before:
==> flow/design.v (excerpt) <==
module labyrinth_car
(
	input  		 clk	,
	input  		 rst	,	 
	input  		 echoR,
	input  		 echoL,
	input  		 echoM,
	output 		 trigR,	 
	output 		 trigL,
	output 		 trigM,
	output 		 Tx	,
	output [3:0] motors_PWM,
	output 		 led,
	output 		 buzzer
);
wire [ 7:0] dataTransmit;
wire 			TxEnable 	;
wire [11:0] distanceR	;
wire [11:0] distanceL	;
wire [11:0] distanceM	;
wire 			endR 			;
wire 			endL			;
wire 			endM			;
wire [27:0]	duty			;
UART_Tx UART_Transmitter(
	.i_Clock(clk)        	,
	.i_Reset(rst)        	,
	.i_TX_DV(TxEnable)     	,
	.i_TX_Byte(dataTransmit),
	.o_TX_Serial(Tx) 		,
	.o_TX_Done()
);
algoritamKretanja AK
(
	.clk(clk)		,
	.rst(rst)		,
	.USR(distanceR),
	.USL(distanceL),
	.USM(distanceM),
	.endR(endR)		,
	.endL(endL)		,
	.endM(endM)		,
	.TxEnable(TxEnable)	,
	.TxData(dataTransmit),
	.duty(duty),
	.led(led),
	.buzzer(buzzer)
);
hcsr04 UltrasonicR
(
	.clk(clk)		,
	.rst(rst)		,
	.echoPin(echoR),
	.trigPin(trigR),
	.o_distance(distanceR),
	.M_end(endR)
);
hcsr04 UltrasonicL
(
	.clk(clk)		,
	.rst(rst)		,
	.echoPin(echoL),
	.trigPin(trigL),
	.o_distance(distanceL),
	.M_end(endL)
);
hcsr04 UltrasonicM
(
	.clk(clk)		,
	.rst(rst)		,
	.echoPin(echoM),
	.trigPin(trigM),
	.o_distance(distanceM),
	.M_end(endM)
);
PWM_generator PWM
(
	.clk(clk)	,
	.rst(rst)	,
	.duty(duty)	,
	.IN(motors_PWM)
);
endmodule
Size: roughly 320 flip-flops, roughly 15 I/O pins, about 0.020 sq mm of cells after synthesis.
clock: 3.47 ns
lec_check: 0
cap_margin: 20
cell_pad_in_sites_detail_placement: 1
cell_pad_in_sites_global_placement: 1
core_margin: 2
core_utilization: 25
cts_cluster_diameter: 46
cts_cluster_size: 73
min_routing_layer: met1
place_density: 0.52
slew_margin: 25
run.sh (not shown) runs the stock make flow with config.mk's settings and CLKGATE_MAP_FILE=.
Completing all stages was not enough for before: its layout failed the final checks because of setup timing.
Input-level comparison between after and before:
Settings: changing SLEW_MARGIN from 25 to 20; removing PLACE_DENSITY (formerly 0.52); changing CORE_UTILIZATION from 25 to 72; removing CELL_PAD_IN_SITES_DETAIL_PLACEMENT (formerly 1); removing CTS_CLUSTER_DIAMETER (formerly 46); removing CELL_PAD_IN_SITES_GLOBAL_PLACEMENT (formerly 1); removing CTS_CLUSTER_SIZE (formerly 73); removing MIN_ROUTING_LAYER (formerly met1); changing the clock period (ns, I/O delays scaled along) from 3.47 to 5.16.
Findings:
- after ended with every stage complete and zero timing, DRC or antenna violations.
- In after relative to before, first-pass GRT wire length had gone down by more than 10%.
- after ended up with a lower combinational power than before did.
- Relative to before, final design utilization increased by 48 points in after.
- Looking only at width of the chip, and setting everything else aside, the lower value of before and after goes to after.
- Compared with before, after shows die extent in y lower by about 40%.
- NOTE total power before->after decreased by more than a quarter
- Taking after over before, the count of placed standard cells in the final layout, fillers left out ratio works out to 0.76.
- Lower power share of the clock group goes to after over before.
- From before to after the numbers moved as follows: final clock skew -0.0095 ns, CTS buffer count -20, portion of the clock cycle consumed by the worst path in the final layout -37 points.

Starting RTL as in the previous note.
export LEC_CHECK = 0
export ABC_AREA = 1
export CAP_MARGIN = 20
export CORE_ASPECT_RATIO = 0.9
export CORE_MARGIN = 2
export CORE_UTILIZATION = 72
export CTS_CLUSTER_DIAMETER = 202
export GPL_ROUTABILITY_DRIVEN = 0
export PLACE_DENSITY_LB_ADDON = 0.03
export SETUP_SLACK_MARGIN = -0.35
export SLEW_MARGIN = 20
create_clock -name core_clock -period 3.6 [get_ports {clk}]
The first run finished but fails on setup timing.
Change:
--- a/flow/config.mk
+++ b/flow/config.mk
@@ -11,7 +11,6 @@
 export CORE_MARGIN = 2
 export CORE_UTILIZATION = 72
-export CTS_CLUSTER_DIAMETER = 202
+export CTS_CLUSTER_DIAMETER = 181
 export GPL_ROUTABILITY_DRIVEN = 0
-export PLACE_DENSITY_LB_ADDON = 0.03
-export SETUP_SLACK_MARGIN = -0.35
+export PLACE_DENSITY_LB_ADDON = 0.02
 export SLEW_MARGIN = 20
==> flow/constraint.sdc (replaced) <==
create_clock -name core_clock -period 3.77 [get_ports {clk}]
set_input_delay 0.7540 -clock core_clock [delete_from_list [all_inputs] [get_ports {clk}]]
set_output_delay 0.7540 -clock core_clock [all_outputs]
set_load 0.01 [all_outputs]
The changed run completed, yet does not pass: setup timing.
Synthesized cell count is unchanged.
Final area barely changes.
First-iteration DRC count rose by about 2%.
Power fell by about 3%.
Worst setup slack improved by 0.20 ns.
Clock skew fell by 0.012 ns.
Routed wire length rose by about 0.54%.
Change:
--- a/flow/config.mk
+++ b/flow/config.mk
@@ -7,5 +7,5 @@
 export LEC_CHECK = 0
 export ABC_AREA = 1
-export CAP_MARGIN = 20
+export CAP_MARGIN = 0
 export CORE_ASPECT_RATIO = 0.9
 export CORE_MARGIN = 2
@@ -13,4 +13,4 @@
 export CTS_CLUSTER_DIAMETER = 181
 export GPL_ROUTABILITY_DRIVEN = 0
-export PLACE_DENSITY_LB_ADDON = 0.02
+export PLACE_DENSITY = 0.38
 export SLEW_MARGIN = 20
The new run ran to the end with violations: setup timing.
Area after synthesis stays the same.
Via count is lower by 1.3%.
Final cell count stays flat.
Routed wire length is lower by 1.9%.
Cell area is about the same.
Setup slack got worse by 0.013 ns.
Sequential power stays flat.
Combinational power is about the same.
Hold slack improved by 0.0090 ns.
Non-clock buffer count is lower by 6.

labyrinth_car again, from the RTL that the note above started with.
Settings: LEC_CHECK=0, ABC_AREA=1, CAP_MARGIN=20, CELL_PAD_IN_SITES_DETAIL_PLACEMENT=0, CORE_MARGIN=2, CORE_UTILIZATION=72, CTS_CLUSTER_DIAMETER=38, CTS_CLUSTER_SIZE=26, GPL_ROUTABILITY_DRIVEN=1, MIN_ROUTING_LAYER=met1, PLACE_DENSITY_LB_ADDON=0.13, SETUP_SLACK_MARGIN=1.23, SLEW_MARGIN=10; clock period 4.07 ns.
The first run ran to the end with violations: negative setup slack.
Then changed:
ABC_AREA = not set   (was 1)
CELL_PAD_IN_SITES_DETAIL_PLACEMENT = not set   (was 0)
CTS_CLUSTER_DIAMETER = not set   (was 38)
CTS_CLUSTER_SIZE = not set   (was 26)
GPL_ROUTABILITY_DRIVEN = not set   (was 1)
MIN_ROUTING_LAYER = not set   (was met1)
PLACE_DENSITY = 0.92   (was not set)
PLACE_DENSITY_LB_ADDON = not set   (was 0.13)
SETUP_SLACK_MARGIN = not set   (was 1.23)
SLEW_MARGIN = 20   (was 10)
clock period = 8.06 ns   (was 4.07 ns; I/O delays follow)
With this change the flow completed with no timing, DRC or antenna violations; clock-buffer cell count rose by 1; via count drops by 14%; worst setup slack improves by 3.9 ns; cell area went down by 7.8%; power came out lower by 55%.
Then changed:
CORE_UTILIZATION = 40   (was 72)
PLACE_DENSITY = not set   (was 0.92)
clock period = 10.0 ns   (was 8.06 ns; I/O delays follow)
=> Clock-buffer cell count increases by 2. Worst hold slack gains 0.0079 ns. Power decreases by 18%. Area after synthesis is unchanged. Die size increases by 78%. Register-to-register slack gains 2.1 ns. Core utilization decreases by 34 points. Combinational power decreases by 20%. Non-clock buffer count increases by 4.
Then changed:
ABC_AREA = 1   (was not set)
CAP_MARGIN = 35   (was 20)
CELL_PAD_IN_SITES_DETAIL_PLACEMENT = 2   (was not set)
CELL_PAD_IN_SITES_GLOBAL_PLACEMENT = 2   (was not set)
CORE_ASPECT_RATIO = 1.63   (was not set)
CORE_MARGIN = 7   (was 2)
CORE_UTILIZATION = 50   (was 40)
GPL_ROUTABILITY_DRIVEN = 1   (was not set)
GPL_TIMING_DRIVEN = 0   (was not set)
PLACE_DENSITY_LB_ADDON = 0.25   (was not set)
Now the flow never finished: it broke off in 3_1_place_gp_skip_io; synthesized area climbs by 0.71%; synthesized cell count is higher by 17%; die area drops by 11%.
No activity file was given, so power comes from the tool's default toggle rates.
